<file path="design/flow/config.mk">
export PLATFORM = sky130hd
export DESIGN_NAME = Basys3_Abacus_Top
export DESIGN_NICKNAME = Basys3_Abacus_Top
export VERILOG_FILES = /design/flow/design.v
export SDC_FILE = /design/flow/constraint.sdc
export NUM_CORES = 4
export LEC_CHECK = 0
export ABC_AREA = 1
export CAP_MARGIN = 20
export CORE_MARGIN = 2
export CORE_UTILIZATION = 72
export CTS_CLUSTER_SIZE = 84
export PLACE_DENSITY_LB_ADDON = 0.14
export SLEW_MARGIN = 20
</file>
<file path="design/flow/constraint.sdc">
create_clock -name core_clock -period 4.26 [get_ports {clk}]
set_input_delay 0.8520 -clock core_clock [delete_from_list [all_inputs] [get_ports {clk}]]
set_output_delay 0.8520 -clock core_clock [all_outputs]
set_load 0.01 [all_outputs]
</file>
<file path="design/flow/design.v">
`timescale 1ns / 1ps
module rise_detect(
    input clk,
    input rst,
    input d,
    output rise
);
reg d_q;
always @(posedge clk) begin
    if(rst)
        d_q <= 0;
    else
        d_q <= d;
end
assign rise = d & ~d_q;
endmodule
`timescale 1ns / 1ps
module divider
#(parameter COUNT = 32'd499)
(
	input clk,
    input rst,
    input en,
    output divided_clk
    );
reg [31:0] count;
reg div_temp;
always @(posedge clk) begin
    if(rst) begin
        count <= 0;
        div_temp <= 0;
    end else if(en) begin
        count <= count + 1;
	    if(count == COUNT)
	    begin
	       count <= 0;
	       div_temp <= ~div_temp;
	    end
    end
end 
assign divided_clk = div_temp;
endmodule
`timescale 1ns / 1ps
module eight_bit_counter
#(parameter COUNT = 5)
(
    input wire clk,
    input wire rst,
    input wire tick,
    input wire reset_count,
    output wire rollover,
    output wire [7:0] count_out
);
reg int_rollover;
reg [7:0] int_count;
always @(posedge clk) begin
    if(rst || reset_count) begin
        int_count <= 0;
        int_rollover <= 0;
    end else if(tick) begin
        if(int_count == COUNT) begin
            int_count <= 0;
            int_rollover <= 1;
        end else begin
            int_count <= int_count + 1;
            int_rollover <= 0;
        end
    end 
end
assign rollover = int_rollover;
assign count_out = int_count;
endmodule
`timescale 1ns / 1ps
module bin_to_decimal(
	input [15:0] B,
	output reg [19:0] bcdout
	);
	reg [35:0] z;
	integer i;
always @(*)
  begin
    for(i = 0; i <= 35; i = i+1)
	z[i] = 0;
    z[18:3] = B;  
    repeat(13)
	 begin
	if(z[19:16] > 4)	
		z[19:16] = z[19:16] + 3;
	if(z[23:20] > 4) 	
		z[23:20] = z[23:20] + 3;
	if(z[27:24] > 4) 	
		z[27:24] = z[27:24] + 3;
	if(z[31:28] > 4) 	
		z[31:28] = z[31:28] + 3;
	if(z[35:32] > 4) 	
		z[35:32] = z[35:32] + 3;
	z[35:1] = z[34:0];
    end      
    bcdout = z[35:16]; 
  end         
endmodule
`timescale 1ns / 1ps
module increment_selector(
input selector,
input in_0,
input in_1,
output signal
    );
reg signal_temp;
always @(*) begin
    if(selector) begin
        signal_temp <= in_0;
    end else begin
        signal_temp <= in_1;
    end
end
assign signal = signal_temp;
endmodule
`timescale 1ns / 1ps
module count_time(
input master_clock,
input rst,
input set_time,
input increment_hours,
input increment_minutes,
output [5:0] raw_value_mins,
output [5:0] raw_value_hrs,
output [7:0] hours_bcd,
output [7:0] minutes_bcd,
output [7:0] seconds_bcd
    );
wire minutes_increment;
wire hours_increment;
wire seconds_ticker;
wire minutes_ticker;
wire hours_ticker;
wire [7:0] seconds_raw_value;
wire [7:0] minutes_raw_value;
wire [7:0] hours_raw_value;
wire seconds_tick;
wire minutes_tick;
wire hours_tick;
assign raw_value_hrs = hours_raw_value[5:0];
assign raw_value_mins = minutes_raw_value[5:0];
divider u1(
.clk(master_clock),
.rst(rst),
.en(1'b1),
.divided_clk(seconds_ticker)
);
rise_detect u1_edge(
.clk(master_clock),
.rst(rst),
.d(seconds_ticker),
.rise(seconds_tick)
);
eight_bit_counter #(.COUNT(59)) u2 (
.clk(master_clock),
.rst(rst),
.tick(seconds_tick),
.reset_count(1'b0),
.rollover(minutes_ticker),
.count_out(seconds_raw_value[7:0])
);
increment_selector u3(
.selector(set_time),
.in_0(increment_minutes),
.in_1(minutes_ticker),
.signal(minutes_increment)
);
rise_detect u3_edge(
.clk(master_clock),
.rst(rst),
.d(minutes_increment),
.rise(minutes_tick)
);
eight_bit_counter #(.COUNT(59)) u4 (
.clk(master_clock),
.rst(rst),
.tick(minutes_tick),
.reset_count(1'b0),
.count_out(minutes_raw_value[7:0]),
.rollover(hours_ticker)
);
increment_selector u5(
.selector(set_time),
.in_0(increment_hours),
.in_1(hours_ticker),
.signal(hours_increment)
);
rise_detect u5_edge(
.clk(master_clock),
.rst(rst),
.d(hours_increment),
.rise(hours_tick)
);
eight_bit_counter #(.COUNT(23)) u6 (
.clk(master_clock),
.rst(rst),
.tick(hours_tick),
.reset_count(1'b0),
.rollover(),
.count_out(hours_raw_value)
);
bin_to_decimal u7(
.B(seconds_raw_value[7:0]),
.bcdout(seconds_bcd)
);
bin_to_decimal u8(
.B(minutes_raw_value[7:0]),
.bcdout(minutes_bcd)
);
bin_to_decimal u9(
.B(hours_raw_value[7:0]),
.bcdout(hours_bcd)
);
endmodule
`timescale 1ns / 1ps
module debounce_button(
input clk,
input rst,
input debounce_in,
output debounce_out
    );
wire q_temp1;
wire q_temp2;
wire q_temp3;
wire q_temp3_bar;
wire slow_clk;
wire slow_tick;
assign q_temp3_bar = ~q_temp3;
assign debounce_out = q_temp3_bar & q_temp2;
d_flipflop u1(
.clk(clk),
.rst(rst),
.en(slow_tick),
.D(debounce_in),
.Q(q_temp1)
);
d_flipflop u2(
.clk(clk),
.rst(rst),
.en(slow_tick),
.D(q_temp1),
.Q(q_temp2)
);
d_flipflop u3(
.clk(clk),
.rst(rst),
.en(slow_tick),
.D(q_temp2),
.Q(q_temp3)
);
divider #(.COUNT(32'd15)) u4(
.clk(clk),
.rst(rst),
.en(1'b1),
.divided_clk(slow_clk)
);
rise_detect u4_edge(
.clk(clk),
.rst(rst),
.d(slow_clk),
.rise(slow_tick)
);
endmodule
module d_flipflop(
input clk,
input rst,
input en,
input D,
output reg Q
);
always @(posedge clk)begin
    if(rst)
        Q <= 0;
    else if(en)
        Q <= D;
end
endmodule
`timescale 1ns / 1ps
module set_time(
input master_clk,
input rst,
input change_selection,
input increment_selection,
output reg set_minutes,
output reg set_hours
    );
reg previous_change_selection_state;
reg previous_increment_selection_state;
reg mode;
always @(posedge master_clk) begin
    if(rst) begin
        mode <= 0;
        previous_change_selection_state <= 0;
    end else if(change_selection && !previous_change_selection_state) begin
        mode <= ~mode;
        previous_change_selection_state <= 1;
    end else if (!change_selection && previous_change_selection_state) begin
        mode <= mode;
        previous_change_selection_state <= 0;
    end else begin
        mode <= mode;
        previous_change_selection_state <= previous_change_selection_state;
    end
end
always @(posedge master_clk) begin
    if(rst) begin
        set_minutes <= 0;
        set_hours <= 0;
        previous_increment_selection_state <= 0;
    end else if(increment_selection && (!previous_increment_selection_state)) begin
        if(mode) begin
             set_minutes <= 1;
             set_hours <= 0;         
        end else begin
             set_minutes <= 0;
             set_hours <= 1;   
        end
        previous_increment_selection_state <= 1;
    end else if(!increment_selection && previous_increment_selection_state) begin
        set_minutes <= 0;
        set_hours <= 0; 
        previous_increment_selection_state <= 0;
    end else begin
        set_minutes <= 0;
        set_hours <= 0; 
        previous_increment_selection_state <= previous_increment_selection_state;
    end    
end    
endmodule
`timescale 1ns / 1ps
module stopwatch(
input master_clock,
input rst,
input enable,
input trigger,
input reset,
output [7:0] seconds_bcd,
output [7:0] milliseconds_bcd
    );
reg master_clock_mux;
reg trigger_enable;
reg previous_state;
wire milliseconds_tick;
wire seconds_tick;
wire milliseconds_ticker;
wire seconds_ticker;
wire [7:0] milliseconds_raw_value;
wire [7:0] seconds_raw_value;
always @(posedge master_clock) begin
    if(rst) begin
        trigger_enable <= 0;
        previous_state <= 0;
    end else if(trigger && !previous_state) begin
        trigger_enable <= ~trigger_enable;
        previous_state <= 1;
    end else if (!trigger && previous_state) begin
        trigger_enable <= trigger_enable;
        previous_state <= 0;
    end else begin
        trigger_enable <= trigger_enable;
        previous_state <= previous_state;
    end
end
always @(*) begin
    if(enable && trigger_enable) begin
        master_clock_mux = 1'b1;
    end
    else begin
        master_clock_mux = 1'b0;
    end
end
divider #(.COUNT(32'd4)) u1(
.clk(master_clock),
.rst(rst),
.en(master_clock_mux),
.divided_clk(milliseconds_ticker)
);
rise_detect u1_edge(
.clk(master_clock),
.rst(rst),
.d(milliseconds_ticker),
.rise(milliseconds_tick)
);
eight_bit_counter #(.COUNT(99)) u2 (
.clk(master_clock),
.rst(rst),
.tick(milliseconds_tick),
.reset_count(reset),
.count_out(milliseconds_raw_value[7:0]),
.rollover(seconds_ticker)
);
rise_detect u2_edge(
.clk(master_clock),
.rst(rst),
.d(seconds_ticker),
.rise(seconds_tick)
);
eight_bit_counter #(.COUNT(99)) u3 (
.clk(master_clock),
.rst(rst),
.tick(seconds_tick),
.rollover(),
.reset_count(reset),
.count_out(seconds_raw_value[7:0])
);
bin_to_decimal u4(
.B(milliseconds_raw_value[7:0]),
.bcdout(milliseconds_bcd)
);
bin_to_decimal u5(
.B(seconds_raw_value[7:0]),
.bcdout(seconds_bcd)
);
endmodule
`timescale 1ns / 1ps
module alarm(
input [5:0] alarm_mins,
input [5:0] alarm_hours,
input [5:0] mins_value,
input [5:0] hours_value,
output reg [15:0] flash
    );
always @(*) begin
    if((mins_value == alarm_mins) && (hours_value == alarm_hours)) begin
        flash <= 16'b1111111111111111;
    end else begin
        flash <= 0;
    end
end    
endmodule
`timescale 1ns / 1ps
module converter(
input [1:0] converter_input,
output reg [3:0] converter_output
    );
always @(*) begin
    case(converter_input)
        2'b00 : converter_output <= 4'b0001;
        2'b01 : converter_output <= 4'b0010;
        2'b10 : converter_output <= 4'b0100;
        default : converter_output <= 4'b1000;
    endcase
end   
endmodule
`timescale 1ns / 1ps
module mux
(
input selector,
input [15:0] group0,
input [15:0] group1,
output [15:0] group_out
);
reg [15:0] group_temp;    
assign group_out[15:0] = group_temp[15:0];  
always @(*) begin
    if(selector == 0) begin
        group_temp[15:0] <= group0[15:0];
    end
    else begin
        group_temp[15:0] <= group1[15:0];
    end
end    
endmodule
`timescale 1ns / 1ps
module display_demux(
input [1:0] mode,
input [15:0] clock_module_bcd,
input [15:0] stop_watch_bcd,
input [15:0] set_alarm_bcd,
output reg [15:0] output_bcd
);
always @(*) begin
    case(mode)
        2'b00 : output_bcd <= clock_module_bcd;
        2'b01 : output_bcd <= stop_watch_bcd;
        2'b10 : output_bcd <= clock_module_bcd;
        default : output_bcd <= set_alarm_bcd;
    endcase
end
endmodule
`timescale 1ns / 1ps
module seg7decimal(
	 input [15:0] x,
    input clk,
    input rst,
    input clr,
    output reg [6:0] a_to_g,
    output reg [3:0] an,
    output wire dp 
	 );
wire [1:0] s;	 
reg [3:0] digit;
wire [3:0] aen;
reg [3:0] clkdiv;
assign dp = 1;
assign s = clkdiv[3:2];
assign aen = 4'b1111;  
always @(posedge clk) 
	if (rst) digit <= 4'd0; else
	case(s)
	0:digit <= x[3:0];  
	1:digit <= x[7:4];  
	2:digit <= x[11:8];  
	3:digit <= x[15:12];  
	default:digit <= x[3:0];
	endcase
	always @(*)
case(digit)
0:a_to_g = 7'b1000000; 
1:a_to_g = 7'b1111001; 
2:a_to_g = 7'b0100100; 
3:a_to_g = 7'b0110000; 
4:a_to_g = 7'b0011001; 
5:a_to_g = 7'b0010010; 
6:a_to_g = 7'b0000010; 
7:a_to_g = 7'b1111000; 
8:a_to_g = 7'b0000000; 
9:a_to_g = 7'b0010000; 
'hA:a_to_g = 7'b0111111;  
'hB:a_to_g = 7'b1111111;  
'hC:a_to_g = 7'b1110111;
default: a_to_g = 7'b0000000;  
endcase
always @(*)begin
an=4'b1111;
if(aen[s] == 1)
an[s] = 0;
end
always @(posedge clk) begin
if ( clr == 1 || rst == 1)
clkdiv <= 0;
else
clkdiv <= clkdiv+1;
end
endmodule
`timescale 1ns / 1ps
 module Basys3_Abacus_Top(
	 input clk,
	 input rst,
    input btnC,
    input btnR,
    input btnU,
    input [15:0] sw,
     output [6:0] seg,
     output dp,
     output [3:0] an,
     output [15:0] led
 );
wire[15:0] seven_seg_input;
wire[15:0] clock_module_mux_output;
wire[15:0] joiner;
wire [7:0] hours_bcd;
wire [7:0] minutes_bcd;
wire [7:0] seconds_bcd;
wire [7:0] stopwatch_ms_bcd;
wire [7:0] stopwatch_s_bcd;
wire clock_mode;
wire stop_watch_mode;
wire set_time_mode;
wire set_alarm_mode;
wire set_time_inc_mins;
wire set_time_inc_hours;
wire [5:0] raw_value_mins;
wire [5:0] raw_value_hrs;
wire btnC_debounced;
wire btnU_debounced;
wire btnR_debounced;
debounce_button u_btnc(
.clk(clk),
.rst(rst),
.debounce_in(btnC),
.debounce_out(btnC_debounced)
);
debounce_button u_btnu(
.clk(clk),
.rst(rst),
.debounce_in(btnU),
.debounce_out(btnU_debounced)
);
debounce_button u_btnR(
.clk(clk),
.rst(rst),
.debounce_in(btnR),
.debounce_out(btnR_debounced)
);
converter u_mode(
.converter_input({sw[1],sw[0]}),
.converter_output({set_alarm_mode, set_time_mode, stop_watch_mode, clock_mode})
);
alarm u_alarm(
.alarm_mins(sw[9:4]),
.alarm_hours(sw[15:10]),
.mins_value(raw_value_mins),
.hours_value(raw_value_hrs),
.flash(led)
);
count_time u1(
.master_clock(clk),
.rst(rst),
.set_time(set_time_mode),
.increment_hours(set_time_inc_hours),
.increment_minutes(set_time_inc_mins),
.raw_value_mins(raw_value_mins),
.raw_value_hrs(raw_value_hrs),
.hours_bcd(hours_bcd),
.minutes_bcd(minutes_bcd),
.seconds_bcd(seconds_bcd)
);
mux u2(
.selector(btnC),
.group0({hours_bcd[7:0], minutes_bcd[7:0]}),
.group1(seconds_bcd[7:0]),
.group_out(clock_module_mux_output[15:0])
);
stopwatch u3
(
.master_clock(clk),
.rst(rst),
.enable(stop_watch_mode),
.trigger(btnC_debounced),
.reset(btnR_debounced),
.seconds_bcd(stopwatch_s_bcd),
.milliseconds_bcd(stopwatch_ms_bcd)
);
set_time u_set_time(
.master_clk(clk),
.rst(rst),
.change_selection(btnR_debounced),
.increment_selection(btnU_debounced),
.set_minutes(set_time_inc_mins),
.set_hours(set_time_inc_hours)
    );
display_demux u_display_demux(
.mode({sw[1],sw[0]}),
.clock_module_bcd(clock_module_mux_output),
.stop_watch_bcd({stopwatch_s_bcd, stopwatch_ms_bcd}),
.set_alarm_bcd(16'd0),
.output_bcd(seven_seg_input)
);
seg7decimal u5 (
.x(seven_seg_input[15:0]),
.clk(clk),
.rst(rst),
.clr(1'b0),
.a_to_g(seg),
.an(an),
.dp(dp)
);
endmodule
</file>
<file path="design/flow/run.sh">
#!/bin/bash
# the make line also repeats each setting of config.mk as NAME=value (left out here)
make -C /OpenROAD-flow-scripts/flow DESIGN_CONFIG=/design/flow/config.mk WORK_HOME=/design/flow/orfs CLKGATE_MAP_FILE= finish
</file>
==> impl_metrics.py, run 1 <==
# Generated from Yosys and OpenROAD reports
metrics = {
    "run_status": {
        "status": "failed layout checks",
        "so.violations": "negative setup slack",
    },
    "synth": {
        "syn_area_um2": 15400,
        "yosys-top-cells-count": "nand2_1 (491), inv_1 (367), dfxtp_1 (243), nor2_1 (207), nand3_1 (174)",
        "yosys_warnings": 28,
        "ys_cells": 2263,
        "yosys-top-cells-area": "dfxtp_1 (32%), nand2_1 (12%), inv_1 (9.0%)",
        "xor_share_pct": 4.11,
        "synth.cellmix.simpleShare_pct": 37.4,
        "edf_count": 0,
        "mux_area_share_pct": 0.130,
        "yosys_area_um2": 15400,
        "synth_seq_share_pct": 31.7,
        "top_area_share_pct": 31.7,
        "ff_type": "dfxtp_1",
        "fa_ha_area_share_pct": 6.60,
        "synthArstFlopShare_pct": 0,
        "most_common_cell": "nand2_1",
        "syn_avg_cell_area_um2": 6.79,
        "ys_ff": 243,
        "syn_inst": 2263,
        "synth.comb.largest_family": "simple AND/OR/NAND/NOR gates",
        "ys_sh_aoi_pct": 9.02,
        "synth_nets": 2365,
        "top_area_cell": "dfxtp_1",
        "synth_cell_types": 58,
    },
    "cts": {
        "cts_tree": "yes",
        "cts_buffers": 26,
        "clk_latency_ps": 530,
        "clkTransAtPathRegs_ps": 70,
        "cts_max_level": 1,
        "cts-root-buf": "clkbuf_16",
        "cts.sinks": 243,
        "cts_buffer_depth": 3,
    },
    "place": {
        "port_buffers": 45,
        "dpl.hpwl_um": 24100,
        "place_congestion": 0.890,
        "dpl_cell_area_um2": 16200,
    },
    "global_route": {
        "met3_usage_pct": 4.03,
        "grt_pass1_wl_um": 56800,
        "grtUsageMet1_pct": 33.5,
        "globalRouteMet2Util_pct": 54.4,
        "top_usage_layer": "met2",
        "overflow": 0,
        "grtUsageTotal_pct": 29.3,
        "grt_antenna_before_repair": 0,
        "grt_max_degree": 32,
        "grt_pass1_vias": 13800,
    },
    "worst_setup_path": {
        "setup.worst_path.end_class": "flip-flop",
        "cp-start-kind": "flip-flop",
        "crit_slowest_cell": "o31ai_4",
        "r2r-end": "seg[3]",
        "r2r-start": "u3.u2.int_count[6]",
        "critPathTopFamily": "adder cells",
        "path_buffers": 6,
        "path_class": "flip-flop to flip-flop",
        "required_ps": 4740,
        "critPathLaunch": "u3.u2.int_count[6]",
        "crit_top_cell": "nand2_1",
        "crit_fanout": 6,
        "r2r_slack_ps": -90,
        "critPathMaxStageDelay_ps": 400,
        "r2r_cells": 30,
        "cp.depth": 30,
        "crit_arrival_ps": 4830,
        "crit_end": "seg[3]",
    },
    "layout": {
        "area_growth_pct": 14.9,
        "fin_nets": 2452,
        "fill_cells": 1357,
        "design_area_um2": 17700,
    },
    "sta": {
        "finalSetupViolCount": 7,
        "report.final.hold_viol_count": 0,
        "worst_slew_pin_slew_ps": 964,
        "rsz0062_at_grt": "yes",
        "max_slew_margin_pct": 35.6,
        "finalWorstSetupSlack_ps": -88.3,
        "skew_ps": 16.8,
        "max_freq_ghz": 0.230,
        "fin_crit_ps": 4350,
        "period_used_pct": 102,
        "setup_tns_ps": -497,
        "drv_slew": 0,
    },
    "drt": {
        "vias": 14900,
        "drc_errors": 0,
        "drt-wirelength-per-cell_um": 13.5,
        "drtIter0Drc": 678,
        "wirelength_um": 35600,
        "ant_nets": 0,
        "first_pass_iters": 5,
        "antennaDiodeCount": 0,
        "viasPerCell": 5.63,
    },
    "power": {
        "power_leakage_nw": 7.87,
        "combPwrFrac_pct": 4.6,
        "seq_power_share_pct": 48.6,
        "p_int_mw": 3.67,
        "power_switching_mw": 1.07,
        "powerClk_mw": 2.21,
        "top_power_group": "registers",
        "combinationalPower_uw": 220,
        "power_density_nw_per_um2": 268,
        "ir_drop_mv": 0.313,
        "sw_frac_of_total_pct": 22.6,
        "p_seq_mw": 2.31,
        "pwr-share-clk_pct": 46.7,
    },
    "floorplanning": {
        "num_rows": 53,
        "ios": 49,
        "die_h_um": 150,
        "fp_util_pct": 73.3,
        "die_width_um": 150,
        "die-area_um2": 22500,
        "coreArea_um2": 21000,
    },
    "min_path": {
        "hp-class": "flip-flop to flip-flop",
        "whs_path_depth": 2,
        "min_to": "u_btnc.u2.Q",
        "worstHoldStart": "u_btnc.u1.Q",
    },
    "run": {
        "max_cap_violations": 0,
        "tool_warnings": 79,
    },
}
repair_timing:
| action | CTS | global route |
|---|---|---|
| gates resized | 20 | 96 |
| endpoints found under the setup margin | 7 | 7 |
| setup buffers | 8 | 15 |
| hold buffers | 0 | 0 |
| pin swaps | 12 | 37 |
per-layer routing:
metal / part of all wire, % / wire, µm
met5: 0 / 0
met4: 4.1 / 1440
met3: 4.1 / 1450
met2: 51 / 18300
met1: 40 / 14400
stage by stage:
stage	hold slack [ps]	cells	setup slack, ps	power [mW]	utilization [%]
after global placement	412	2574	19.6	2.54	77.5
after global routing	463	2643	-302	4.87	84.3
after detailed placement	425	2574	-162	2.55	77.5
after floorplan	402	2263	-27.5	2.48	-
final	444	2643	-88.3	4.74	84.3
after CTS	446	2628	-1.89	4.74	82.1
final cells by class:
type	count	area, µm²	area share, %
Tap cell	275	344	1.95
Clock buffer	32	694	3.93
Clock inverter	14	144	0.815
Sequential cell	243	4880	27.6
Multi-Input combinational cell	1588	9260	52.4
Inverter	394	1500	8.50
Timing Repair Buffer	97	840	4.75
==> run 2: changes to the inputs <==
Settings changed: CAP_MARGIN 20 to 15, CORE_ASPECT_RATIO set to 0.81, CTS_CLUSTER_DIAMETER set to 63, CTS_CLUSTER_SIZE 84 to 31, MAX_ROUTING_LAYER set to met5, MIN_ROUTING_LAYER set to met1, PLACE_DENSITY_LB_ADDON 0.14 to 0.01, SETUP_SLACK_MARGIN set to 0.31.
Clock period 4.26 ns to 3.79 ns, I/O delays scaled along.
==> run 2 against run 1 <==
  * Register-to-register slack got worse by 560 ps
  * Cell area increased by 0.80%
  * Highest routed layer unchanged
  * Still fails the layout checks on negative setup slack
  * Largest power group unchanged
  * Routed wire length decreased by 0.31%
  * Count of clock-buffer cells in the layout decreased by 17
  * Via count increased by 0.38%
  * Synthesized area unchanged
  * Hold slack got worse by 0.82 ps
  * Total power decreased by 2.1%
  * First-iteration DRC count increased by 54%
  * Cell count increased by 2.1%
  * Combinational power increased by 14%
  * Critical path depth increased by 2
==> impl_metrics.py, run 2 <==
# Generated from Yosys and OpenROAD reports
metrics = {
    "worst_setup_path": {
        "path_class": "flip-flop to flip-flop",
        "r2r_slack_ps": -650,
        "crit_arrival_ps": 4820,
        "path_buffers": 5,
        "crit_slowest_cell": "dfxtp_2",
        "crit_end": "seg[4]",
        "critPathMaxStageDelay_ps": 340,
        "r2r-end": "seg[4]",
        "cp.depth": 32,
        "critPathTopFamily": "adder cells",
        "cp-start-kind": "flip-flop",
        "r2r_cells": 32,
        "r2r-start": "u3.u2.int_count[6]",
        "critPathLaunch": "u3.u2.int_count[6]",
        "required_ps": 4170,
        "crit_fanout": 4,
        "setup.worst_path.end_class": "flip-flop",
    },
    "drt": {
        "first_pass_iters": 5,
        "antennaDiodeCount": 0,
        "drc_errors": 0,
        "viasPerCell": 5.53,
        "ant_nets": 0,
        "drt-wirelength-per-cell_um": 13.1,
        "wirelength_um": 35400,
        "drtIter0Drc": 1044,
        "vias": 14900,
    },
    "power": {
        "ir_drop_mv": 0.374,
        "seq_power_share_pct": 55.9,
        "power_leakage_nw": 8.08,
        "p_int_mw": 3.48,
        "power_density_nw_per_um2": 261,
        "combinationalPower_uw": 251,
        "p_seq_mw": 2.59,
        "power_switching_mw": 1.16,
        "combPwrFrac_pct": 5.4,
        "pwr-share-clk_pct": 38.7,
        "powerClk_mw": 1.80,
        "top_power_group": "registers",
        "sw_frac_of_total_pct": 25.1,
    },
    "cts": {
        "cts_buffer_depth": 3,
        "cts.sinks": 243,
        "cts_buffers": 15,
        "cts_tree": "yes",
        "clkTransAtPathRegs_ps": 100,
        "cts_hold_buf": 0,
        "cts_max_level": 1,
        "clk_latency_ps": 520,
        "cts-root-buf": "clkbuf_16",
    },
    "place": {
        "place_congestion": 0.854,
        "port_buffers": 45,
        "dpl_worst_slack_ps": -454,
        "dpl.hpwl_um": 25700,
        "dpl_cell_area_um2": 17000,
    },
    "sta": {
        "rsz0062_at_grt": "yes",
        "period_used_pct": 117,
        "max_freq_ghz": 0.225,
        "fin_crit_ps": 4440,
        "max_slew_margin_pct": 30.9,
        "drv_slew": 0,
        "finalSetupViolCount": 7,
        "setup_tns_ps": -4300,
        "report.final.hold_viol_count": 0,
        "finalWorstSetupSlack_ps": -647,
        "skew_ps": 45.6,
        "worst_slew_pin_slew_ps": 1020,
    },
    "synth": {
        "top_area_cell": "dfxtp_1",
        "ys_sh_aoi_pct": 9.02,
        "syn_inst": 2263,
        "most_common_cell": "nand2_1",
        "synth_seq_share_pct": 31.7,
        "syn_area_um2": 15400,
        "yosys-top-cells-area": "dfxtp_1 (32%), nand2_1 (12%), inv_1 (9.0%)",
        "top_area_share_pct": 31.7,
        "mux_area_share_pct": 0.130,
        "ys_ff": 243,
        "yosys_area_um2": 15400,
        "ff_type": "dfxtp_1",
        "synthArstFlopShare_pct": 0,
        "edf_count": 0,
        "xor_share_pct": 4.11,
        "syn_avg_cell_area_um2": 6.79,
        "synth_nets": 2365,
        "synth_cell_types": 58,
        "synth.cellmix.simpleShare_pct": 37.4,
        "synth.comb.largest_family": "simple AND/OR/NAND/NOR gates",
        "yosys-top-cells-count": "nand2_1 (491), inv_1 (367), dfxtp_1 (243), nor2_1 (207), nand3_1 (174)",
        "yosys_warnings": 28,
        "fa_ha_area_share_pct": 6.60,
        "ys_cells": 2263,
    },
    "run": {
        "tool_warnings": 79,
        "max_cap_violations": 0,
    },
    "floorplanning": {
        "num_rows": 48,
        "die_h_um": 135,
        "die-area_um2": 22500,
        "coreArea_um2": 21100,
        "die_width_um": 166,
        "ios": 49,
        "fp_util_pct": 72.7,
    },
    "global_route": {
        "grt_max_degree": 32,
        "grt_pass1_wl_um": 59900,
        "grt_antenna_before_repair": 0,
        "grtUsageTotal_pct": 30.5,
        "overflow": 0,
        "grt_pass1_vias": 14000,
    },
    "layout": {
        "fin_nets": 2517,
        "design_area_um2": 17800,
        "area_growth_pct": 15.8,
        "final_core_util_pct": 84.2,
        "fill_cells": 1401,
    },
    "min_path": {
        "min_to": "u5.clkdiv[0]",
        "whs_path_depth": 1,
        "worstHoldStart": "u5.clkdiv[0]",
        "hp-class": "flip-flop to flip-flop",
    },
    "run_status": {
        "so.violations": "negative setup slack",
        "status": "failed layout checks",
    },
}
## run 2: stage by stage
step / hold slack [ps] / cells / total power, mW
after global routing: 475 / 2698 / 4.79
after global placement: 414 / 2661 / 2.87
final: 443 / 2698 / 4.64
after floorplan: 402 / 2263 / 2.79
after detailed placement: 423 / 2661 / 2.88
after CTS: 443 / 2696 / 4.65
## run 2: final cells by class
type | instances | area, µm² | area share [%]
Clock buffer | 15 | 375 | 2.11
Clock inverter | 10 | 136 | 0.766
Inverter | 394 | 1500 | 8.41
Multi-Input combinational cell | 1588 | 9160 | 51.5
Sequential cell | 243 | 4870 | 27.4
Tap cell | 275 | 344 | 1.93
Timing Repair Buffer | 173 | 1420 | 7.96
## run 2: routing by layer
metal	GRT usage (%)	routed length, µm	vias to the layer above
met5	0	0	-
met4	9.77	1130	0
met3	3.36	1640	96
met2	55.6	17200	351
met1	38.3	15500	6878
li1	-	-	7605
## run 2: repair_timing
action / CTS / global route
resized: 28 / 23
setup endpoints to repair: 7 / 23
setup buffers: 10 / 2
pin swaps: 25 / 13
==> run 3: changes to the inputs <==
Settings changed: ABC_AREA 1 to not set, CAP_MARGIN 15 to 20, CORE_ASPECT_RATIO 0.81 to not set, CORE_MARGIN 2 to 4, CORE_UTILIZATION 72 to 40, CTS_CLUSTER_DIAMETER 63 to not set, CTS_CLUSTER_SIZE 31 to 72, MAX_ROUTING_LAYER met5 to not set, MIN_ROUTING_LAYER met1 to not set, PLACE_DENSITY_LB_ADDON 0.01 to not set, SETUP_SLACK_MARGIN 0.31 to not set, TNS_END_PERCENT set to 15.
Clock period 3.79 ns to 10.0 ns, I/O delays scaled along.
==> run 3 against run 2 <==
  * Now clean on timing, DRC and antenna
  * Sequential cell count unchanged
  * Sequential share of layout area grew 0.13 points
  * Sequential power shrank 62%
  * Register-to-register slack gained 4100 ps
  * Via count decreased by 5.3%
  * Cell area is 0.57% lower
  * Fmax down 32%
  * Non-clock buffer count shrank 122
  * Core utilization fell by 40 points
  * Critical path type unchanged
  * Largest power group is now the clock network
==> impl_metrics.py, run 3 <==
# Generated from Yosys and OpenROAD reports
metrics = {
    "drt": {
        "drt-wirelength-per-cell_um": 14.4,
        "drtIter0Drc": 1051,
        "viasPerCell": 5.54,
        "drc_errors": 0,
        "first_pass_iters": 6,
        "wirelength_um": 36800,
        "antennaDiodeCount": 0,
        "ant_nets": 0,
        "vias": 14100,
    },
    "global_route": {
        "grt_pass1_vias": 13200,
        "grt_antenna_before_repair": 1,
        "grt_pass1_wl_um": 63100,
        "grtUsageTotal_pct": 16.4,
        "grt_max_degree": 60,
        "overflow": 0,
    },
    "sta": {
        "fin_crit_ps": 6530,
        "max_slew_margin_pct": 31.3,
        "max_freq_ghz": 0.153,
        "period_used_pct": 65.3,
        "report.final.hold_viol_count": 0,
        "setup_tns_ps": 0,
        "worst_slew_pin_slew_ps": 1030,
        "drv_slew": 0,
        "finalSetupViolCount": 0,
        "skew_ps": 11.3,
        "rsz0062_at_grt": "no",
    },
    "synth": {
        "top_area_share_pct": 30.2,
        "mux_area_share_pct": 2.90,
        "edf_count": 0,
        "most_common_cell": "nor2_1",
        "syn_inst": 2037,
        "ys_ff": 243,
        "ys_cells": 2037,
        "yosys-top-cells-count": "nor2_1 (318), dfxtp_1 (243), nand2_1 (134), xor2_1 (112), xnor2_1 (100)",
        "xor_share_pct": 12.2,
        "yosys_area_um2": 16100,
        "ff_type": "dfxtp_1",
        "yosys_warnings": 28,
        "yosys-top-cells-area": "dfxtp_1 (30%), nor2_1 (7.4%), ha_1 (6.3%)",
        "ys_sh_aoi_pct": 15.8,
        "top_area_cell": "dfxtp_1",
        "synth_nets": 2139,
        "syn_area_um2": 16100,
        "synth_cell_types": 101,
        "synth.cellmix.simpleShare_pct": 27.7,
        "synthArstFlopShare_pct": 0,
        "synth_seq_share_pct": 30.2,
        "syn_avg_cell_area_um2": 7.90,
        "fa_ha_area_share_pct": 6.30,
        "synth.comb.largest_family": "simple AND/OR/NAND/NOR gates",
    },
    "worst_setup_path": {
        "critPathMaxStageDelay_ps": 520,
        "crit_end": "seg[4]",
        "path_class": "flip-flop to flip-flop",
        "path_buffers": 4,
        "setup.worst_path.end_class": "flip-flop",
        "r2r-end": "seg[4]",
        "r2r-start": "u3.u2.int_count[5]",
        "cp-start-kind": "flip-flop",
        "crit_arrival_ps": 6980,
        "critPathTopFamily": "simple AND/OR/NAND/NOR gates",
        "crit_slowest_cell": "or4_1",
        "crit_fanout": 8,
        "r2r_slack_ps": 3470,
        "crit_top_cell": "ha_1",
        "critPathLaunch": "u3.u2.int_count[5]",
        "r2r_cells": 30,
        "required_ps": 10440,
        "cp.depth": 30,
    },
    "cts": {
        "postCtsSetupRepairBufs": 0,
        "cts.sinks": 243,
        "cts_hold_buf": 0,
        "cts_max_level": 1,
        "cts_buffer_depth": 3,
        "cts_tree": "yes",
        "clkTransAtPathRegs_ps": 60,
        "clk_latency_ps": 560,
        "cts_resized": 0,
        "cts-root-buf": "clkbuf_16",
        "cts_buffers": 29,
    },
    "floorplanning": {
        "die_h_um": 209,
        "fp_util_pct": 40.5,
        "die_width_um": 209,
        "ios": 49,
        "coreArea_um2": 39700,
        "die-area_um2": 43500,
        "num_rows": 73,
    },
    "power": {
        "pwr-share-clk_pct": 49.8,
        "top_power_group": "the clock network",
        "power_density_nw_per_um2": 118,
        "seq_power_share_pct": 47.1,
        "ir_drop_mv": 0.142,
        "power_switching_uw": 452,
        "p_seq_uw": 982,
        "powerClk_mw": 1.04,
        "combinationalPower_uw": 64.5,
        "combPwrFrac_pct": 3.1,
        "p_int_mw": 1.63,
        "power_leakage_nw": 6.48,
        "sw_frac_of_total_pct": 21.7,
    },
    "min_path": {
        "min_to": "u5.clkdiv[0]",
        "whs_path_depth": 1,
        "hp-class": "flip-flop to flip-flop",
        "worstHoldStart": "u5.clkdiv[0]",
    },
    "place": {
        "place_congestion": 0.845,
        "dpl.hpwl_um": 26600,
        "port_buffers": 45,
        "dpl_cell_area_um2": 16700,
    },
    "run_status": {
        "status": "complete, no violations",
    },
    "run": {
        "tool_warnings": 76,
        "max_cap_violations": 0,
    },
    "layout": {
        "fin_nets": 2112,
        "area_growth_pct": 9.99,
        "design_area_um2": 17700,
    },
}
## run 3: routing by layer
metal	routed length (µm)	global-route usage (%)	part of all wire [%]	up-vias
li1	-	-	-	7167
met1	18300	23.5	50	6659
met2	16100	26.1	44	269
met3	1620	2.76	4.4	48
met4	753	3.62	2.0	0
met5	0	0	0	-
## run 3: layout make-up
type                            instances  area (µm²)
Clock buffer                           44         842
Timing Repair Buffer                   51         490
Clock inverter                          7         103
Fill cell                            4035       22000
Sequential cell                       243        4860
Multi-Input combinational cell       1606       10400
Tap cell                              525         657
Inverter                               79         297
## run 3: per-stage QoR
step	setup WS [ps]	utilization, %	instances	hold WS, ps	total power, mW
finish	3470	44.5	2555	439	2.08
global route	3010	44.5	2555	482	2.16
CTS	3570	44.5	2555	439	2.12
detailed placement	3600	42.2	2504	425	1.07
global placement	3740	42.2	2504	414	1.07
floorplan	4310	-	2037	402	1.04
==> run 4: changes to the inputs <==
Settings changed: ABC_AREA set to 1, CAP_MARGIN 20 to 0, CORE_ASPECT_RATIO set to 0.92, CORE_MARGIN 4 to 2, CORE_UTILIZATION 40 to 72, CTS_CLUSTER_SIZE 72 to 84, HOLD_SLACK_MARGIN set to 0.06, PLACE_DENSITY_LB_ADDON set to 0.14, SETUP_SLACK_MARGIN set to -0.08, TNS_END_PERCENT 15 to not set.
Clock period 10.0 ns to 4.1 ns, I/O delays scaled along.
==> run 4 against run 3 <==
  * The layout now fails its checks (negative setup slack)
  * Synthesized cell count grew 11%
  * Core utilization grew 39 points
  * Register-to-register slack lost 3600 ps
  * Combinational power grew to 3.4 times the previous value
  * Critical path type unchanged
  * Largest cell class unchanged
==> impl_metrics.py, run 4 <==
# Generated from Yosys and OpenROAD reports
metrics = {
    "run_status": {
        "status": "failed layout checks",
        "so.violations": "negative setup slack",
    },
    "power": {
        "power_switching_mw": 1.12,
        "p_int_mw": 4.11,
        "seq_power_share_pct": 45.9,
        "power_leakage_nw": 7.97,
        "power_density_nw_per_um2": 296,
        "combinationalPower_uw": 219,
        "combPwrFrac_pct": 4.2,
        "sw_frac_of_total_pct": 21.4,
        "ir_drop_mv": 0.401,
        "p_seq_mw": 2.40,
        "pwr-share-clk_pct": 49.9,
        "power_mw": 5.22,
        "powerClk_mw": 2.61,
        "top_power_group": "the clock network",
    },
    "synth": {
        "ff_type": "dfxtp_1",
        "ys_ff": 243,
        "yosys_warnings": 28,
        "yosys_area_um2": 15400,
        "mux_area_share_pct": 0.130,
        "synth_cell_types": 58,
        "synth.comb.largest_family": "simple AND/OR/NAND/NOR gates",
        "ys_sh_aoi_pct": 9.02,
        "xor_share_pct": 4.11,
        "ys_cells": 2263,
        "fa_ha_area_share_pct": 6.60,
        "synth_nets": 2365,
        "syn_area_um2": 15400,
        "most_common_cell": "nand2_1",
        "top_area_cell": "dfxtp_1",
        "synth.cellmix.simpleShare_pct": 37.4,
        "syn_inst": 2263,
        "yosys-top-cells-count": "nand2_1 (491), inv_1 (367), dfxtp_1 (243), nor2_1 (207), nand3_1 (174)",
        "synthArstFlopShare_pct": 0,
        "top_area_share_pct": 31.7,
        "synth_seq_share_pct": 31.7,
        "syn_avg_cell_area_um2": 6.79,
        "yosys-top-cells-area": "dfxtp_1 (32%), nand2_1 (12%), inv_1 (9.0%)",
        "edf_count": 0,
    },
    "cts": {
        "cts.sinks": 243,
        "clkTransAtPathRegs_ps": 70,
        "cts-root-buf": "clkbuf_16",
        "cts_buffers": 26,
        "cts_buffer_depth": 3,
        "cts_max_level": 1,
        "clk_latency_ps": 540,
        "cts_hold_buf": 0,
        "cts_tree": "yes",
    },
    "worst_setup_path": {
        "crit_end": "seg[0]",
        "r2r-start": "u3.u2.int_count[6]",
        "r2r_slack_ps": -170,
        "setup.worst_path.end_class": "flip-flop",
        "crit_fanout": 4,
        "cp.depth": 31,
        "crit_arrival_ps": 4680,
        "r2r_cells": 31,
        "critPathTopFamily": "adder cells",
        "cp-start-kind": "flip-flop",
        "required_ps": 4520,
        "crit_slowest_cell": "dfxtp_2",
        "r2r-end": "seg[0]",
        "crit_top_cell": "ha_2",
        "path_class": "flip-flop to flip-flop",
        "critPathMaxStageDelay_ps": 330,
        "path_buffers": 5,
        "critPathLaunch": "u3.u2.int_count[6]",
    },
    "sta": {
        "max_slew_margin_pct": 37.2,
        "finalSetupViolCount": 7,
        "rsz0062_at_grt": "yes",
        "period_used_pct": 104,
        "skew_ps": 18.8,
        "worst_slew_pin_slew_ps": 930,
        "fin_crit_ps": 4270,
        "drv_slew": 0,
        "finalWorstSetupSlack_ps": -166,
        "max_freq_ghz": 0.234,
        "report.final.hold_viol_count": 0,
        "whs_ps": 448,
    },
    "global_route": {
        "grt_pass1_vias": 13800,
        "grt_pass1_wl_um": 57600,
        "overflow": 0,
        "grt_antenna_before_repair": 0,
        "grtUsageTotal_pct": 29.8,
        "grt_max_degree": 28,
    },
    "drt": {
        "drtIter0Drc": 921,
        "wirelength_um": 34800,
        "antennaDiodeCount": 0,
        "viasPerCell": 5.54,
        "vias": 14600,
        "drt-wirelength-per-cell_um": 13.2,
        "ant_nets": 0,
        "drc_errors": 0,
        "first_pass_iters": 6,
    },
    "run": {
        "max_cap_violations": 0,
        "tool_warnings": 79,
    },
    "place": {
        "place_congestion": 0.909,
        "port_buffers": 45,
        "dpl_worst_slack_ps": -214,
        "dpl_cell_area_um2": 16400,
        "dpl.hpwl_um": 24500,
    },
    "min_path": {
        "hp-class": "flip-flop to flip-flop",
        "min_to": "u3.u2_edge.d_q",
        "worstHoldStart": "u3.u2.int_rollover",
        "whs_path_depth": 2,
    },
    "floorplanning": {
        "die_width_um": 156,
        "coreArea_um2": 21100,
        "num_rows": 51,
        "die_h_um": 144,
        "fp_util_pct": 73.0,
        "ios": 49,
        "die-area_um2": 22500,
    },
    "layout": {
        "final_core_util_pct": 83.9,
        "design_area_um2": 17700,
        "fill_cells": 1325,
        "area_growth_pct": 14.9,
        "fin_nets": 2461,
    },
}
==> run 4: stage by stage <==
stage,TNS [ps],instances
2_1_floorplan,-512,2263
3_3_place_gp,-688,2582
3_5_place_dp,-1420,2582
4_1_cts,-579,2638
5_1_grt,-2950,2644
6_report,-941,2644
==> run 4: metal layers <==
| layer | GRT usage [%] | part of all wire, % | vias to the layer above |
|---|---|---|---|
| met4 | 9.17 | 2.1 | 0 |
| li1 | - | - | 7492 |
| met1 | 35.6 | 43 | 6738 |
| met5 | 0 | 0 | - |
| met3 | 4.53 | 4.8 | 71 |
| met2 | 55.2 | 50 | 338 |
==> run 4: layout make-up <==
| type | count | area, µm² | share of cell area, % |
|---|---|---|---|
| Tap cell | 265 | 332 | 1.88 |
| Clock inverter | 13 | 230 | 1.30 |
| Sequential cell | 243 | 4870 | 27.6 |
| Clock buffer | 35 | 734 | 4.16 |
| Multi-Input combinational cell | 1589 | 9110 | 51.6 |
| Inverter | 394 | 1490 | 8.44 |
| Timing Repair Buffer | 105 | 896 | 5.07 |
==> run 4: timing repair <==
action	CTS	global route
endpoints found under the setup margin	7	7
buffers inserted	8	5
resized	26	39
pin swaps	24	17
gates cloned	0	1
==> run 5: changes to the inputs <==
Settings changed: ABC_AREA 1 to 0, CAP_MARGIN 0 to 35, CELL_PAD_IN_SITES_GLOBAL_PLACEMENT set to 1, CORE_ASPECT_RATIO 0.92 to 0.79, CORE_MARGIN 2 to 5, CORE_UTILIZATION 72 to 71, CTS_CLUSTER_SIZE 84 to 19, GPL_TIMING_DRIVEN set to 1, HOLD_SLACK_MARGIN 0.06 to not set, MIN_ROUTING_LAYER set to met2, PLACE_DENSITY_LB_ADDON 0.14 to 0.07, SETUP_SLACK_MARGIN -0.08 to not set, SLEW_MARGIN 20 to 0.
Clock period 4.1 ns to 10.0 ns, I/O delays scaled along.
==> run 5 against run 4 <==
  * The flow now stops in 3_1_place_gp_skip_io
  * Synthesized area up 4.7%
  * Die size rose by 14%
  * Synthesized cell count fell by 10%
==> impl_metrics.py, run 5 <==
# Generated from Yosys and OpenROAD reports
metrics = {
    "run_status": {
        "status": "did not finish",
        "stop_stage": "3_1_place_gp_skip_io",
        "first-error": "[ERROR FLW-0024] Place density exceeds 1.0 (current PLACE_DENSITY_LB_ADDON =  0.07). Please check if the value of  PLACE_DENSITY_LB_ADDON is between 0 and 0.99.",
    },
    "synth": {
        "most_common_cell": "nor2_1",
        "synth.cellmix.simpleShare_pct": 27.7,
        "ff_type": "dfxtp_1",
        "ys_ff": 243,
        "edf_count": 0,
        "synthArstFlopShare_pct": 0,
        "yosys-top-cells-area": "dfxtp_1 (30%), nor2_1 (7.4%), ha_1 (6.3%)",
        "syn_area_um2": 16100,
        "yosys-top-cells-count": "nor2_1 (318), dfxtp_1 (243), nand2_1 (134), xor2_1 (112), xnor2_1 (100)",
        "yosys_area_um2": 16100,
        "ys_cells": 2037,
        "syn_avg_cell_area_um2": 7.90,
        "mux_area_share_pct": 2.90,
        "syn_inst": 2037,
        "yosys_warnings": 28,
        "synth_nets": 2139,
        "top_area_share_pct": 30.2,
        "synth_seq_share_pct": 30.2,
        "synth.comb.largest_family": "simple AND/OR/NAND/NOR gates",
        "xor_share_pct": 12.2,
        "top_area_cell": "dfxtp_1",
        "fa_ha_area_share_pct": 6.30,
        "synth_cell_types": 101,
        "ys_sh_aoi_pct": 15.8,
    },
    "floorplanning": {
        "die_h_um": 144,
        "fp_util_pct": 71.3,
        "coreArea_um2": 22600,
        "die-area_um2": 25800,
        "die_width_um": 179,
        "num_rows": 49,
    },
}
==> run 6: changes to the inputs <==
Settings changed: ABC_AREA 0 to 1, CAP_MARGIN 35 to 20, CELL_PAD_IN_SITES_GLOBAL_PLACEMENT 1 to not set, CORE_ASPECT_RATIO 0.79 to not set, CORE_MARGIN 5 to 2, CORE_UTILIZATION 71 to 72, CTS_CLUSTER_DIAMETER set to 29, CTS_CLUSTER_SIZE 19 to 100, GPL_TIMING_DRIVEN 1 to not set, MIN_ROUTING_LAYER met2 to not set, PLACE_DENSITY set to 0.4, PLACE_DENSITY_LB_ADDON 0.07 to not set, SETUP_SLACK_MARGIN set to 0.86, SLEW_MARGIN 0 to 20.
Clock period 10.0 ns to 4.87 ns, I/O delays scaled along.
==> run 6 against run 5 <==
  * Now clean on timing, DRC and antenna
  * Synthesized cell count rose by 11%
  * Die size fell by 13%
  * Synthesized area fell by 4.5%
==> impl_metrics.py, run 6 <==
# Generated from Yosys and OpenROAD reports
metrics = {
    "layout": {
        "area_growth_pct": 20.2,
        "fin_nets": 2461,
        "final_core_util_pct": 88.2,
        "design_area_um2": 18500,
        "fill_cells": 1119,
    },
    "drt": {
        "wirelength_um": 37800,
        "antennaDiodeCount": 0,
        "drc_errors": 0,
        "first_pass_iters": 6,
        "drt-wirelength-per-cell_um": 14.1,
        "viasPerCell": 5.64,
        "vias": 15100,
        "drtIter0Drc": 908,
        "ant_nets": 0,
    },
    "floorplanning": {
        "die_width_um": 150,
        "die-area_um2": 22500,
        "coreArea_um2": 21000,
        "die_h_um": 150,
        "num_rows": 53,
        "ios": 49,
        "fp_util_pct": 73.3,
    },
    "power": {
        "power_mw": 5.95,
        "p_seq_mw": 2.02,
        "power_switching_mw": 1.25,
        "top_power_group": "the clock network",
        "sw_frac_of_total_pct": 21.0,
        "combinationalPower_uw": 191,
        "powerClk_mw": 3.73,
        "power_leakage_nw": 8.39,
        "seq_power_share_pct": 34.0,
        "power_density_nw_per_um2": 322,
        "ir_drop_mv": 0.450,
        "combPwrFrac_pct": 3.2,
        "p_int_mw": 4.70,
        "pwr-share-clk_pct": 62.8,
    },
    "worst_setup_path": {
        "crit_slowest_cell": "dfxtp_4",
        "r2r_slack_ps": 420,
        "crit_fanout": 10,
        "required_ps": 5360,
        "r2r-end": "seg[6]",
        "r2r_cells": 32,
        "r2r-start": "u3.u2.int_count[6]",
        "cp.depth": 32,
        "path_class": "flip-flop to flip-flop",
        "critPathLaunch": "u3.u2.int_count[6]",
        "path_buffers": 6,
        "critPathTopFamily": "simple AND/OR/NAND/NOR gates",
        "cp-start-kind": "flip-flop",
        "setup.worst_path.end_class": "flip-flop",
        "critPathMaxStageDelay_ps": 350,
        "crit_arrival_ps": 4940,
        "crit_top_cell": "nand2_1",
        "crit_end": "seg[6]",
    },
    "synth": {
        "top_area_share_pct": 31.7,
        "ys_ff": 243,
        "synth_nets": 2365,
        "synth_cell_types": 58,
        "ys_sh_aoi_pct": 9.02,
        "most_common_cell": "nand2_1",
        "syn_avg_cell_area_um2": 6.79,
        "syn_area_um2": 15400,
        "ff_type": "dfxtp_1",
        "yosys-top-cells-count": "nand2_1 (491), inv_1 (367), dfxtp_1 (243), nor2_1 (207), nand3_1 (174)",
        "synth_seq_share_pct": 31.7,
        "fa_ha_area_share_pct": 6.60,
        "syn_inst": 2263,
        "yosys-top-cells-area": "dfxtp_1 (32%), nand2_1 (12%), inv_1 (9.0%)",
        "top_area_cell": "dfxtp_1",
        "edf_count": 0,
        "synthArstFlopShare_pct": 0,
        "yosys_warnings": 28,
        "synth.comb.largest_family": "simple AND/OR/NAND/NOR gates",
        "synth.cellmix.simpleShare_pct": 37.4,
        "yosys_area_um2": 15400,
        "xor_share_pct": 4.11,
        "ys_cells": 2263,
        "mux_area_share_pct": 0.130,
    },
    "run": {
        "tool_warnings": 81,
        "max_cap_violations": 0,
    },
    "sta": {
        "period_used_pct": 91.4,
        "worst_slew_pin_slew_ps": 1030,
        "report.final.hold_viol_count": 0,
        "max_slew_margin_pct": 30.4,
        "finalSetupViolCount": 0,
        "max_freq_ghz": 0.225,
        "setup_tns_ps": 0,
        "fin_crit_ps": 4450,
        "skew_ps": 26.6,
        "drv_slew": 0,
        "rsz0062_at_grt": "yes",
    },
    "run_status": {
        "status": "complete, no violations",
    },
    "global_route": {
        "grt_antenna_before_repair": 0,
        "overflow": 0,
        "grt_max_degree": 35,
        "grt_pass1_vias": 14400,
        "grtUsageTotal_pct": 32.3,
        "grt_pass1_wl_um": 61700,
    },
    "cts": {
        "cts_max_level": 2,
        "cts_tree": "yes",
        "cts_buffers": 51,
        "clkTransAtPathRegs_ps": 50,
        "cts.sinks": 243,
        "cts-root-buf": "clkbuf_16",
        "cts_buffer_depth": 3,
        "clk_latency_ps": 550,
    },
    "min_path": {
        "whs_path_depth": 1,
        "hp-class": "flip-flop to flip-flop",
        "worstHoldStart": "u5.clkdiv[0]",
        "min_to": "u5.clkdiv[0]",
    },
    "place": {
        "port_buffers": 45,
        "dpl.hpwl_um": 23600,
        "place_congestion": 0.880,
        "dpl_cell_area_um2": 16100,
    },
}
## run 6: final cells by class
class	count	area, µm²	area share [%]
timing repair buffer	81	704	3.81
inverter	394	1500	8.11
clock buffer	68	1450	7.85
sequential	243	4880	26.4
clock inverter	26	433	2.34
multi-input combinational	1588	9160	49.6
tap	275	344	1.86
## run 6: timing repair
| action | 4_1_cts | 5_1_grt |
|---|---|---|
| buffers inserted | 13 | 16 |
| cloned | 0 | 0 |
| setup endpoints to repair | 23 | 7 |
| pin swaps | 11 | 18 |
| hold buffers | 0 | 0 |
| resized | 36 | 51 |
## run 6: per-stage QoR
stage / instances / hold slack, ps / setup WS, ps
final: 2675 / 428 / 419
after CTS: 2659 / 429 / 542
after global placement: 2552 / 414 / 534
after floorplan: 2263 / 402 / 823
after global routing: 2675 / 452 / 128
after detailed placement: 2552 / 419 / 389
## run 6: metal layers
layer	routed length [µm]	track usage [%]	vias up
met2	19000	59.3	462
met3	1820	5.00	134
met1	15600	37.1	6973
met4	1320	13.5	0
li1	-	-	7518
met5	0	0	-
==> run 7: changes to the inputs <==
Settings changed: CORE_ASPECT_RATIO set to 0.89, CTS_CLUSTER_DIAMETER 29 to 54, CTS_CLUSTER_SIZE 100 to 72, MAX_ROUTING_LAYER set to met4, PLACE_DENSITY 0.4 to not set, PLACE_DENSITY_LB_ADDON set to 0.27, SETUP_SLACK_MARGIN 0.86 to 1.1.
Clock period 4.87 ns to 4.17 ns, I/O delays scaled along.
==> run 7 against run 6 <==
  * Now fails the layout checks on negative setup slack
  * Clock power is 44% lower
  * Setup slack worse by 670 ps
  * Non-clock buffer count is 48 higher
  * Fmax is 0.57% higher
  * Count of clock-buffer cells in the layout is 45 lower
  * Synthesized cell count stayed put
  * Sequential share of layout area is 0.73 points higher
  * Critical endpoint is now seg[5]
==> impl_metrics.py, run 7 <==
# Generated from Yosys and OpenROAD reports
metrics = {
    "sta": {
        "report.final.hold_viol_count": 0,
        "finalWorstSetupSlack_ps": -256,
        "skew_ps": 20.5,
        "max_slew_margin_pct": 34.2,
        "rsz0062_at_grt": "yes",
        "worst_slew_pin_slew_ps": 975,
        "drv_slew": 0,
        "finalSetupViolCount": 7,
        "fin_crit_ps": 4430,
        "period_used_pct": 106,
        "max_freq_ghz": 0.226,
        "whs_ps": 435,
    },
    "synth": {
        "synth.comb.largest_family": "simple AND/OR/NAND/NOR gates",
        "synth_nets": 2365,
        "edf_count": 0,
        "ys_ff": 243,
        "ys_sh_aoi_pct": 9.02,
        "syn_inst": 2263,
        "ys_cells": 2263,
        "fa_ha_area_share_pct": 6.60,
        "xor_share_pct": 4.11,
        "top_area_cell": "dfxtp_1",
        "synth_seq_share_pct": 31.7,
        "synth_cell_types": 58,
        "synth.cellmix.simpleShare_pct": 37.4,
        "mux_area_share_pct": 0.130,
        "most_common_cell": "nand2_1",
        "yosys-top-cells-area": "dfxtp_1 (32%), nand2_1 (12%), inv_1 (9.0%)",
        "syn_avg_cell_area_um2": 6.79,
        "yosys_warnings": 28,
        "top_area_share_pct": 31.7,
        "yosys-top-cells-count": "nand2_1 (491), inv_1 (367), dfxtp_1 (243), nor2_1 (207), nand3_1 (174)",
        "syn_area_um2": 15400,
        "yosys_area_um2": 15400,
        "ff_type": "dfxtp_1",
        "synthArstFlopShare_pct": 0,
    },
    "cts": {
        "clkTransAtPathRegs_ps": 80,
        "cts-root-buf": "clkbuf_16",
        "cts_hold_buf": 0,
        "cts_buffers": 20,
        "cts_tree": "yes",
        "clk_latency_ps": 530,
        "cts_max_level": 1,
        "cts_buffer_depth": 3,
        "cts.sinks": 243,
    },
    "run_status": {
        "status": "failed layout checks",
        "so.violations": "negative setup slack",
    },
    "worst_setup_path": {
        "r2r-end": "seg[5]",
        "critPathTopFamily": "simple AND/OR/NAND/NOR gates",
        "cp.depth": 33,
        "r2r-start": "u3.u2.int_count[6]",
        "required_ps": 4590,
        "cp-start-kind": "flip-flop",
        "critPathMaxStageDelay_ps": 330,
        "crit_end": "seg[5]",
        "path_buffers": 6,
        "critPathLaunch": "u3.u2.int_count[6]",
        "crit_fanout": 4,
        "crit_slowest_cell": "dfxtp_2",
        "r2r_cells": 33,
        "path_class": "flip-flop to flip-flop",
        "setup.worst_path.end_class": "flip-flop",
        "crit_arrival_ps": 4850,
        "r2r_slack_ps": -260,
    },
    "power": {
        "top_power_group": "registers",
        "combPwrFrac_pct": 4.9,
        "sw_frac_of_total_pct": 24.3,
        "power_density_nw_per_um2": 259,
        "combinationalPower_uw": 228,
        "p_int_mw": 3.54,
        "ir_drop_mv": 0.465,
        "power_switching_mw": 1.14,
        "seq_power_share_pct": 50.4,
        "pwr-share-clk_pct": 44.7,
        "p_seq_mw": 2.35,
        "power_leakage_nw": 8.18,
        "power_mw": 4.67,
        "powerClk_mw": 2.09,
    },
    "min_path": {
        "hp-class": "flip-flop to flip-flop",
        "whs_path_depth": 1,
        "worstHoldStart": "u5.clkdiv[0]",
        "min_to": "u5.clkdiv[0]",
    },
    "layout": {
        "final_core_util_pct": 85.7,
        "design_area_um2": 18000,
        "fin_nets": 2479,
        "area_growth_pct": 17.2,
        "fill_cells": 1246,
    },
    "floorplanning": {
        "die-area_um2": 22500,
        "die_width_um": 159,
        "die_h_um": 142,
        "num_rows": 50,
        "fp_util_pct": 73.1,
        "coreArea_um2": 21000,
        "ios": 49,
    },
    "drt": {
        "viasPerCell": 5.71,
        "vias": 15300,
        "first_pass_iters": 6,
        "wirelength_um": 39400,
        "drc_errors": 0,
        "drt-wirelength-per-cell_um": 14.7,
        "ant_nets": 0,
        "drtIter0Drc": 1290,
    },
    "global_route": {
        "grtUsageTotal_pct": 30.8,
        "grt_pass1_wl_um": 58800,
        "grt_pass1_vias": 13600,
        "grt_max_degree": 35,
        "overflow": 0,
        "grt_antenna_before_repair": 1,
    },
    "run": {
        "max_cap_violations": 0,
        "tool_warnings": 79,
    },
    "place": {
        "dpl_cell_area_um2": 16300,
        "place_congestion": 0.897,
        "port_buffers": 45,
        "dpl.hpwl_um": 23900,
    },
}
[run 7: metrics by stage]
| stage | setup slack [ps] | cells | setup TNS [ps] |
|---|---|---|---|
| after global placement | 21.3 | 2579 | 0 |
| after detailed placement | -172 | 2579 | -1090 |
| after global routing | -493 | 2678 | -3110 |
| after CTS | 15.9 | 2639 | 0 |
| after floorplan | 123 | 2263 | 0 |
| final | -256 | 2678 | -1510 |
[run 7: cell type report]
cell class / count / area, µm² / share of cell area (%)
multi-input cells: 1589 / 9490 / 52.7
flip-flops and latches: 243 / 4890 / 27.2
inverters: 394 / 1490 / 8.29
repair buffers: 129 / 1050 / 5.85
clock buffers: 23 / 543 / 3.01
well taps: 286 / 358 / 1.99
clock inverters: 13 / 181 / 1.01
diodes: 1 / 2.50 / 0.0139
[run 7: what timing repair did]
action | 4_1_cts | 5_1_grt
endpoints found under the setup margin | 34 | 45
gates cloned | 1 | 1
pin swaps | 35 | 60
setup buffers | 23 | 37
resized | 108 | 140
[run 7: per-layer routing]
layer | share of wire, % | up-vias | GRT usage, % | routed length [µm]
met2 | 49 | 600 | 54.5 | 19200
met1 | 41 | 7031 | 36.8 | 16300
met5 | 0 | - | - | 0
li1 | - | 7519 | - | -
met4 | 3.8 | 0 | 9.81 | 1480
met3 | 6.2 | 153 | 4.15 | 2450
==> run 8: changes to the inputs <==
Settings changed: CAP_MARGIN 20 to 15, CELL_PAD_IN_SITES_DETAIL_PLACEMENT set to 2, CELL_PAD_IN_SITES_GLOBAL_PLACEMENT set to 0, CORE_ASPECT_RATIO 0.89 to 0.65, CORE_UTILIZATION 72 to 55, CTS_CLUSTER_DIAMETER 54 to not set, CTS_CLUSTER_SIZE 72 to 31, HOLD_SLACK_MARGIN set to -0.05, MIN_ROUTING_LAYER set to met1, PLACE_DENSITY set to 0.8, PLACE_DENSITY_LB_ADDON 0.27 to not set, SETUP_SLACK_MARGIN 1.1 to 0.31, SLEW_MARGIN 20 to 40, TNS_END_PERCENT set to 25.
Clock period 4.17 ns to 5.5 ns, I/O delays scaled along.
==> run 8 against run 7 <==
  * The run now fails in 3_5_place_dp
  * Synthesized area unchanged
  * Die size is 30% higher
  * Synthesized cell count unchanged
==> impl_metrics.py, run 8 <==
# Generated from Yosys and OpenROAD reports
metrics = {
    "run_status": {
        "status": "did not finish",
        "stop_stage": "3_5_place_dp",
        "first-error": "[ERROR DPL-0033] detailed placement checks failed during check placement.",
    },
    "synth": {
        "edf_count": 0,
        "synth_seq_share_pct": 31.7,
        "mux_area_share_pct": 0.130,
        "ys_ff": 243,
        "top_area_cell": "dfxtp_1",
        "synth.cellmix.simpleShare_pct": 37.4,
        "synth_nets": 2365,
        "syn_avg_cell_area_um2": 6.79,
        "ys_cells": 2263,
        "yosys_area_um2": 15400,
        "yosys_warnings": 28,
        "yosys-top-cells-count": "nand2_1 (491), inv_1 (367), dfxtp_1 (243), nor2_1 (207), nand3_1 (174)",
        "most_common_cell": "nand2_1",
        "ys_sh_aoi_pct": 9.02,
        "fa_ha_area_share_pct": 6.60,
        "ff_type": "dfxtp_1",
        "top_area_share_pct": 31.7,
        "xor_share_pct": 4.11,
        "synth.comb.largest_family": "simple AND/OR/NAND/NOR gates",
        "synthArstFlopShare_pct": 0,
        "synth_cell_types": 58,
        "yosys-top-cells-area": "dfxtp_1 (32%), nand2_1 (12%), inv_1 (9.0%)",
        "syn_area_um2": 15400,
        "syn_inst": 2263,
    },
    "floorplanning": {
        "num_rows": 49,
        "die_width_um": 211,
        "die_h_um": 139,
        "die-area_um2": 29300,
        "fp_util_pct": 55.7,
        "ios": 49,
        "coreArea_um2": 27600,
    },
    "place": {
        "port_buffers": 45,
        "place_congestion": 0.906,
    },
}
## run 8: metrics by stage
| step | instance area, µm² | cells | total power [mW] | worst slack [ps] | hold WS (ps) |
|---|---|---|---|---|---|
| 2_1_floorplan | 15400 | 2263 | 1.92 | 976 | 402 |
| 3_3_place_gp | 16100 | 2630 | 1.97 | 637 | 413 |
==> run 9: changes to the inputs <==
Settings changed: CELL_PAD_IN_SITES_DETAIL_PLACEMENT 2 to 1, CELL_PAD_IN_SITES_GLOBAL_PLACEMENT 0 to 2, TNS_END_PERCENT 25 to 35.
==> run 9 against run 8 <==
  * The flow stops in 3_1_place_gp_skip_io
  * Synthesized cell count did not move
  * Synthesized area did not move
  * Die size did not move
==> impl_metrics.py, run 9 <==
# Generated from Yosys and OpenROAD reports
metrics = {
    "synth": {
        "fa_ha_area_share_pct": 6.60,
        "synth.cellmix.simpleShare_pct": 37.4,
        "ys_sh_aoi_pct": 9.02,
        "mux_area_share_pct": 0.130,
        "syn_avg_cell_area_um2": 6.79,
        "syn_inst": 2263,
        "synth_nets": 2365,
        "xor_share_pct": 4.11,
        "yosys-top-cells-count": "nand2_1 (491), inv_1 (367), dfxtp_1 (243), nor2_1 (207), nand3_1 (174)",
        "most_common_cell": "nand2_1",
        "synth.comb.largest_family": "simple AND/OR/NAND/NOR gates",
        "yosys_warnings": 28,
        "synth_cell_types": 58,
        "ys_ff": 243,
        "syn_area_um2": 15400,
        "top_area_share_pct": 31.7,
        "edf_count": 0,
        "yosys-top-cells-area": "dfxtp_1 (32%), nand2_1 (12%), inv_1 (9.0%)",
        "synthArstFlopShare_pct": 0,
        "top_area_cell": "dfxtp_1",
        "synth_seq_share_pct": 31.7,
        "ff_type": "dfxtp_1",
        "ys_cells": 2263,
        "yosys_area_um2": 15400,
    },
    "floorplanning": {
        "die_width_um": 211,
        "die_h_um": 139,
        "die-area_um2": 29300,
        "coreArea_um2": 27600,
        "num_rows": 49,
        "fp_util_pct": 55.7,
    },
    "run_status": {
        "status": "did not finish",
        "stop_stage": "3_1_place_gp_skip_io",
        "first-error": "[ERROR GPL-0301] Utilization 110.771 % exceeds 100%.",
    },
}
Power is estimated from default activity; no workload was simulated.
